// tb_dp
module tb_dp #(
    parameter BHT_ENTERIES    = 128,
    parameter BTB_ENTERIES    = 32,
    parameter INSTR_SIZE_BYTE = 4
) 
(
    clk,
    rst_n,
    in_fetch_pc,
    in_fetch_nop,
    in_exe_pc,
    in_exe_nop,
    in_exe_branch_taken,
    in_exe_branch_offset,
    out_pc_offset,
    out_fetch_branch_taken
);
input clk;
input rst_n;
input in_fetch_nop;
input [INSTR_SIZE_BYTE*8-1 :0] in_fetch_pc;
input in_exe_nop;
input [INSTR_SIZE_BYTE*8-1 :0] in_exe_pc;
input in_exe_branch_taken;
input [INSTR_SIZE_BYTE*8-1 :0] in_exe_branch_offset;
output [INSTR_SIZE_BYTE*8-1 :0] out_pc_offset;
output out_fetch_branch_taken;
reg [1:0] bht_entry [0:BHT_ENTERIES-1];
reg [INSTR_SIZE_BYTE*8-1 :0] btb_entry [0:BTB_ENTERIES-1];
reg [24:0] btb_tag [0:BTB_ENTERIES-1];
assign out_pc_offset = btb_entry[in_fetch_pc[6:2]];
assign out_fetch_branch_taken = bht_entry[in_fetch_pc[8:2]][1]&&(btb_tag[in_fetch_pc[6:2]]==in_fetch_pc[31:7]);
always@(posedge clk or negedge rst_n) begin
    if(rst_n) begin
        if(!in_exe_nop) begin
            if(in_exe_branch_taken) begin
                bht_entry[in_exe_pc[8:2]]  <= (bht_entry[in_exe_pc[8:2]]==2'b11) ? bht_entry[in_exe_pc[8:2]] : bht_entry[in_exe_pc[8:2]] + 1'b1   ;
  ...
Size: about 7600 cells after synthesis, about 2100 flip-flops, roughly 93000 um^2 of cells after synthesis.
make LEC_CHECK=0 CAP_MARGIN=40 CORE_MARGIN=2 CORE_UTILIZATION=70 CTS_CLUSTER_DIAMETER=69 CTS_CLUSTER_SIZE=14 SETUP_SLACK_MARGIN=1.46 SLEW_MARGIN=20 TNS_END_PERCENT=5 finish   # period 5.61 ns
run.sh (not shown) runs the stock make flow with config.mk's settings and CLKGATE_MAP_FILE=.
The starting point ran to the end with violations: setup timing.
Edit:
Settings changed: CAP_MARGIN 40 to 20, CORE_UTILIZATION 70 to 72, CTS_CLUSTER_DIAMETER 69 to default, CTS_CLUSTER_SIZE 14 to default, HOLD_SLACK_MARGIN from default to -0.09, SETUP_SLACK_MARGIN 1.46 to default, TNS_END_PERCENT 5 to default.
Clock period 5.61 ns to 2.75 ns, I/O delays scaled along.
Now the flow failed in clock tree synthesis (4_1_cts) on DPL-0033.
Die area shrinks by 2.7%.
Area after synthesis does not change.
Synthesized cell count does not change.
Edit:
Settings changed: CORE_UTILIZATION 72 to 57, HOLD_SLACK_MARGIN -0.09 to default, SETUP_SLACK_MARGIN from default to 0.5.
Clock period 2.75 ns to 6.49 ns, I/O delays scaled along.
After rerunning: The changed run completed without violations; die size climbs by 26%; area after synthesis is unchanged; synthesized cell count is unchanged.
Edit:
Settings changed: CAP_MARGIN 20 to 35, CORE_UTILIZATION 57 to 72, CTS_CLUSTER_DIAMETER from default to 211, CTS_CLUSTER_SIZE from default to 14, PLACE_DENSITY from default to 0.64, SETUP_SLACK_MARGIN 0.5 to default.
Clock period 6.49 ns to 5.31 ns, I/O delays scaled along.
Effect: With this change the flow reached the layout checks and failed them: setup timing; worst hold slack is worse by 190 ps; sequential power climbs by 23%; clock skew climbs by 16 ps; sequential share of layout area climbs by 0.69 points; final cell count drops by about 5%; clock power drops by about 7%; area after synthesis is unchanged; critical path depth drops by 3.

---

The RTL this note starts from:
==> flow/design.v <==
module tb_dp #(
    parameter BHT_ENTERIES    = 128,
    parameter BTB_ENTERIES    = 32,
    parameter INSTR_SIZE_BYTE = 4
) 
(
    clk,
    rst_n,
    in_fetch_pc,
    in_fetch_nop,
    in_exe_pc,
    in_exe_nop,
    in_exe_branch_taken,
    in_exe_branch_offset,
    out_pc_offset,
    out_fetch_branch_taken
);
input clk;
input rst_n;
input in_fetch_nop;
input [INSTR_SIZE_BYTE*8-1 :0] in_fetch_pc;
input in_exe_nop;
input [INSTR_SIZE_BYTE*8-1 :0] in_exe_pc;
input in_exe_branch_taken;
input [INSTR_SIZE_BYTE*8-1 :0] in_exe_branch_offset;
output [INSTR_SIZE_BYTE*8-1 :0] out_pc_offset;
output out_fetch_branch_taken;
reg [1:0] bht_entry [0:BHT_ENTERIES-1];
reg [INSTR_SIZE_BYTE*8-1 :0] btb_entry [0:BTB_ENTERIES-1];
reg [24:0] btb_tag [0:BTB_ENTERIES-1];
assign out_pc_offset = btb_entry[in_fetch_pc[6:2]];
assign out_fetch_branch_taken = bht_entry[in_fetch_pc[8:2]][1]&&(btb_tag[in_fetch_pc[6:2]]==in_fetch_pc[31:7]);
always@(posedge clk or negedge rst_n) begin
    if(rst_n) begin
        if(!in_exe_nop) begin
            if(in_exe_branch_taken) begin
                bht_entry[in_exe_pc[8:2]]  <= (bht_entry[in_exe_pc[8:2]]==2'b11) ? bht_entry[in_exe_pc[8:2]] : bht_entry[in_exe_pc[8:2]] + 1'b1   ;
                btb_entry[in_exe_pc[6:2]]  <=  in_exe_branch_offset;
                btb_tag[in_exe_pc[6:2]]    <=  in_exe_pc[31:7];
            end
            else if(!in_exe_branch_taken) begin
                bht_entry[in_exe_pc[8:2]]  <= (bht_entry[in_exe_pc[8:2]]==2'b00) ? bht_entry[in_exe_pc[8:2]] : bht_entry[in_exe_pc[8:2]] - 1'b1   ;
            end
        end
    end
    else if(!rst_n) begin
        bht_entry[0]  <=   0 ;bht_entry[1]  <=   0 ;bht_entry[2]  <=   0 ;bht_entry[3]  <=   0 ;bht_entry[4]  <=   0 ;bht_entry[5]  <=   0 ;bht_entry[6]  <=   0 ;bht_entry[7]  <=   0 ;bht_entry[8]  <=   0 ;bht_entry[9]  <=   0 ;
        bht_entry[10]  <=   0 ;bht_entry[11]  <=   0 ;bht_entry[12]  <=   0 ;bht_entry[13]  <=   0 ;bht_entry[14]  <=   0 ;bht_entry[15]  <=   0 ;bht_entry[16]  <=   0 ;bht_entry[17]  <=   0 ;bht_entry[18]  <=   0 ;bht_entry[19]  <=   0 ;
        bht_entry[20]  <=   0 ;bht_entry[21]  <=   0 ;bht_entry[22]  <=   0 ;bht_entry[23]  <=   0 ;bht_entry[24]  <=   0 ;bht_entry[25]  <=   0 ;bht_entry[26]  <=   0 ;bht_entry[27]  <=   0 ;bht_entry[28]  <=   0 ;bht_entry[29]  <=   0 ;
        bht_entry[30]  <=   0 ;bht_entry[31]  <=   0 ;bht_entry[32]  <=   0 ;bht_entry[33]  <=   0 ;bht_entry[34]  <=   0 ;bht_entry[35]  <=   0 ;bht_entry[36]  <=   0 ;bht_entry[37]  <=   0 ;bht_entry[38]  <=   0 ;bht_entry[39]  <=   0 ;
        bht_entry[40]  <=   0 ;bht_entry[41]  <=   0 ;bht_entry[42]  <=   0 ;bht_entry[43]  <=   0 ;bht_entry[44]  <=   0 ;bht_entry[45]  <=   0 ;bht_entry[46]  <=   0 ;bht_entry[47]  <=   0 ;bht_entry[48]  <=   0 ;bht_entry[49]  <=   0 ;
        bht_entry[50]  <=   0 ;bht_entry[51]  <=   0 ;bht_entry[52]  <=   0 ;bht_entry[53]  <=   0 ;bht_entry[54]  <=   0 ;bht_entry[55]  <=   0 ;bht_entry[56]  <=   0 ;bht_entry[57]  <=   0 ;bht_entry[58]  <=   0 ;bht_entry[59]  <=   0 ;
        bht_entry[60]  <=   0 ;bht_entry[61]  <=   0 ;bht_entry[62]  <=   0 ;bht_entry[63]  <=   0 ;bht_entry[64]  <=   0 ;bht_entry[65]  <=   0 ;bht_entry[66]  <=   0 ;bht_entry[67]  <=   0 ;bht_entry[68]  <=   0 ;bht_entry[69]  <=   0 ;
        bht_entry[70]  <=   0 ;bht_entry[71]  <=   0 ;bht_entry[72]  <=   0 ;bht_entry[73]  <=   0 ;bht_entry[74]  <=   0 ;bht_entry[75]  <=   0 ;bht_entry[76]  <=   0 ;bht_entry[77]  <=   0 ;bht_entry[78]  <=   0 ;bht_entry[79]  <=   0 ;
        bht_entry[80]  <=   0 ;bht_entry[81]  <=   0 ;bht_entry[82]  <=   0 ;bht_entry[83]  <=   0 ;bht_entry[84]  <=   0 ;bht_entry[85]  <=   0 ;bht_entry[86]  <=   0 ;bht_entry[87]  <=   0 ;bht_entry[88]  <=   0 ;bht_entry[89]  <=   0 ;
        bht_entry[90]  <=   0 ;bht_entry[91]  <=   0 ;bht_entry[92]  <=   0 ;bht_entry[93]  <=   0 ;bht_entry[94]  <=   0 ;bht_entry[95]  <=   0 ;bht_entry[96]  <=   0 ;bht_entry[97]  <=   0 ;bht_entry[98]  <=   0 ;bht_entry[99]  <=   0 ;
        bht_entry[100]  <=   0 ;bht_entry[101]  <=   0 ;bht_entry[102]  <=   0 ;bht_entry[103]  <=   0 ;bht_entry[104]  <=   0 ;bht_entry[105]  <=   0 ;bht_entry[106]  <=   0 ;bht_entry[107]  <=   0 ;bht_entry[108]  <=   0 ;bht_entry[109]  <=   0 ;
        bht_entry[110]  <=   0 ;bht_entry[111]  <=   0 ;bht_entry[112]  <=   0 ;bht_entry[113]  <=   0 ;bht_entry[114]  <=   0 ;bht_entry[115]  <=   0 ;bht_entry[116]  <=   0 ;bht_entry[117]  <=   0 ;bht_entry[118]  <=   0 ;bht_entry[119]  <=   0 ;
        bht_entry[120]  <=   0 ;bht_entry[121]  <=   0 ;bht_entry[122]  <=   0 ;bht_entry[123]  <=   0 ;bht_entry[124]  <=   0 ;bht_entry[125]  <=   0 ;bht_entry[126]  <=   0 ;bht_entry[127]  <=   0 ;
        btb_entry[0]  <=   0;
        btb_tag[0]    <=   0;
        btb_entry[1]  <=   0;
        btb_tag[1]    <=   0;
        btb_entry[2]  <=   0;
        btb_tag[2]    <=   0;
        btb_entry[3]  <=   0;
        btb_tag[3]    <=   0;
        btb_entry[4]  <=   0;
        btb_tag[4]    <=   0;
        btb_entry[5]  <=   0;
        btb_tag[5]    <=   0;
        btb_entry[6]  <=   0;
        btb_tag[6]    <=   0;
        btb_entry[7]  <=   0;
        btb_tag[7]    <=   0;
        btb_entry[8]  <=   0;
        btb_tag[8]    <=   0;
        btb_entry[9]  <=   0;
        btb_tag[9]    <=   0;
        btb_entry[10]  <=   0;
        btb_tag[10]    <=   0;
        btb_entry[11]  <=   0;
        btb_tag[11]    <=   0;
        btb_entry[12]  <=   0;
        btb_tag[12]    <=   0;
        btb_entry[13]  <=   0;
        btb_tag[13]    <=   0;
        btb_entry[14]  <=   0;
        btb_tag[14]    <=   0;
        btb_entry[15]  <=   0;
        btb_tag[15]    <=   0;
        btb_entry[16]  <=   0;
        btb_tag[16]    <=   0;
        btb_entry[17]  <=   0;
        btb_tag[17]    <=   0;
        btb_entry[18]  <=   0;
        btb_tag[18]    <=   0;
        btb_entry[19]  <=   0;
        btb_tag[19]    <=   0;
        btb_entry[20]  <=   0;
        btb_tag[20]    <=   0;
        btb_entry[21]  <=   0;
        btb_tag[21]    <=   0;
        btb_entry[22]  <=   0;
        btb_tag[22]    <=   0;
        btb_entry[23]  <=   0;
        btb_tag[23]    <=   0;
        btb_entry[24]  <=   0;
        btb_tag[24]    <=   0;
        btb_entry[25]  <=   0;
        btb_tag[25]    <=   0;
        btb_entry[26]  <=   0;
        btb_tag[26]    <=   0;
        btb_entry[27]  <=   0;
        btb_tag[27]    <=   0;
        btb_entry[28]  <=   0;
        btb_tag[28]    <=   0;
        btb_entry[29]  <=   0;
        btb_tag[29]    <=   0;
        btb_entry[30]  <=   0;
        btb_tag[30]    <=   0;
        btb_entry[31]  <=   0;
        btb_tag[31]    <=   0;
    end
end
endmodule
clock: 2.37 ns
lec_check: 0
cap_margin: 20
core_aspect_ratio: 1.72
core_margin: 2
core_utilization: 72
hold_slack_margin: -0.09
place_density: 0.66
slew_margin: 20
The first run stopped in global routing (5_1_grt) (GRT-0116).
==> next run, changes <==
--- a/flow/config.mk
+++ b/flow/config.mk
@@ -7,8 +7,9 @@
 export LEC_CHECK = 0
 export CAP_MARGIN = 20
-export CORE_ASPECT_RATIO = 1.72
 export CORE_MARGIN = 2
 export CORE_UTILIZATION = 72
-export HOLD_SLACK_MARGIN = -0.09
-export PLACE_DENSITY = 0.66
+export CTS_CLUSTER_DIAMETER = 374
+export CTS_CLUSTER_SIZE = 14
+export PLACE_DENSITY_LB_ADDON = 0.06
+export SETUP_SLACK_MARGIN = 0.5
 export SLEW_MARGIN = 20
==> flow/constraint.sdc (replaced) <==
create_clock -name core_clock -period 5.34 [get_ports {clk}]
set_input_delay 1.0680 -clock core_clock [delete_from_list [all_inputs] [get_ports {clk}]]
set_output_delay 1.0680 -clock core_clock [all_outputs]
set_load 0.01 [all_outputs]
What happened: With this change the flow produced a layout that fails on negative setup slack. Synthesized area is unchanged. Die size stays flat. Synthesized cell count stays the same.
==> next run, changes <==
--- a/flow/config.mk
+++ b/flow/config.mk
@@ -9,7 +9,7 @@
 export CORE_MARGIN = 2
 export CORE_UTILIZATION = 72
-export CTS_CLUSTER_DIAMETER = 374
-export CTS_CLUSTER_SIZE = 14
-export PLACE_DENSITY_LB_ADDON = 0.06
-export SETUP_SLACK_MARGIN = 0.5
+export CTS_CLUSTER_DIAMETER = 28
+export CTS_CLUSTER_SIZE = 41
+export HOLD_SLACK_MARGIN = -0.09
+export SETUP_SLACK_MARGIN = 0.67
 export SLEW_MARGIN = 20
==> flow/constraint.sdc (replaced) <==
create_clock -name core_clock -period 2.75 [get_ports {clk}]
set_input_delay 0.5500 -clock core_clock [delete_from_list [all_inputs] [get_ports {clk}]]
set_output_delay 0.5500 -clock core_clock [all_outputs]
set_load 0.01 [all_outputs]
This time the run ended with an error in clock tree synthesis (4_1_cts), error DPL-0033.
Area after synthesis does not change.
Die size does not change.
Synthesized cell count does not change.
==> next run, changes <==
==> flow/config.mk (replaced) <==
export PLATFORM = sky130hd
export DESIGN_NAME = tb_dp
export DESIGN_NICKNAME = tb_dp
export VERILOG_FILES = /design/flow/design.v
export SDC_FILE = /design/flow/constraint.sdc
export NUM_CORES = 4
export LEC_CHECK = 0
export CAP_MARGIN = 20
export CORE_MARGIN = 2
export CORE_UTILIZATION = 30
export SETUP_SLACK_MARGIN = 0.5
export SLEW_MARGIN = 20
==> flow/constraint.sdc (replaced) <==
create_clock -name core_clock -period 9.57 [get_ports {clk}]
set_input_delay 1.9140 -clock core_clock [delete_from_list [all_inputs] [get_ports {clk}]]
set_output_delay 1.9140 -clock core_clock [all_outputs]
set_load 0.01 [all_outputs]
=>
- The changed run ran to the end with no violations
- area after synthesis stays the same
- synthesized cell count stays the same
- die size is higher by 140%
==> next run, changes <==
--- a/flow/config.mk
+++ b/flow/config.mk
@@ -6,7 +6,9 @@
 export NUM_CORES = 4
 export LEC_CHECK = 0
-export CAP_MARGIN = 20
+export CAP_MARGIN = 40
 export CORE_MARGIN = 2
-export CORE_UTILIZATION = 30
-export SETUP_SLACK_MARGIN = 0.5
+export CORE_UTILIZATION = 72
+export CTS_CLUSTER_DIAMETER = 66
+export CTS_CLUSTER_SIZE = 14
+export SETUP_SLACK_MARGIN = 0.57
 export SLEW_MARGIN = 20
==> flow/constraint.sdc (replaced) <==
create_clock -name core_clock -period 5.4 [get_ports {clk}]
set_input_delay 1.0800 -clock core_clock [delete_from_list [all_inputs] [get_ports {clk}]]
set_output_delay 1.0800 -clock core_clock [all_outputs]
set_load 0.01 [all_outputs]
Effect: Now the flow reached the layout checks and failed them: negative setup slack. Power rose by 61%. Count of clock-buffer cells in the layout goes down by 129. Via count came out higher by 12%.
==> next run, changes <==
--- a/flow/config.mk
+++ b/flow/config.mk
@@ -6,9 +6,11 @@
 export NUM_CORES = 4
 export LEC_CHECK = 0
-export CAP_MARGIN = 40
+export CAP_MARGIN = 35
+export CORE_ASPECT_RATIO = 0.71
 export CORE_MARGIN = 2
 export CORE_UTILIZATION = 72
-export CTS_CLUSTER_DIAMETER = 66
+export CTS_CLUSTER_DIAMETER = 211
 export CTS_CLUSTER_SIZE = 14
-export SETUP_SLACK_MARGIN = 0.57
+export PLACE_DENSITY = 0.64
+export SETUP_SLACK_MARGIN = 0.45
 export SLEW_MARGIN = 20
==> flow/constraint.sdc (replaced) <==
create_clock -name core_clock -period 5.31 [get_ports {clk}]
set_input_delay 1.0620 -clock core_clock [delete_from_list [all_inputs] [get_ports {clk}]]
set_output_delay 1.0620 -clock core_clock [all_outputs]
set_load 0.01 [all_outputs]
The changed run reached the layout checks and failed them: negative setup slack. Routed wire length came out lower by 4.5%. Core utilization came out lower by 1.5 points. Cell count came out lower by 1.6%. Sequential cell count stays the same. Total power is about the same. Via count came out lower by 2.7%. Global-route usage came out lower by 1.8 points. Sequential share of layout area came out higher by 0.59 points. Clock-buffer cell count came out lower by 13. Cell area came out lower by 1.2%.
Power and IR drop assume default switching activity.
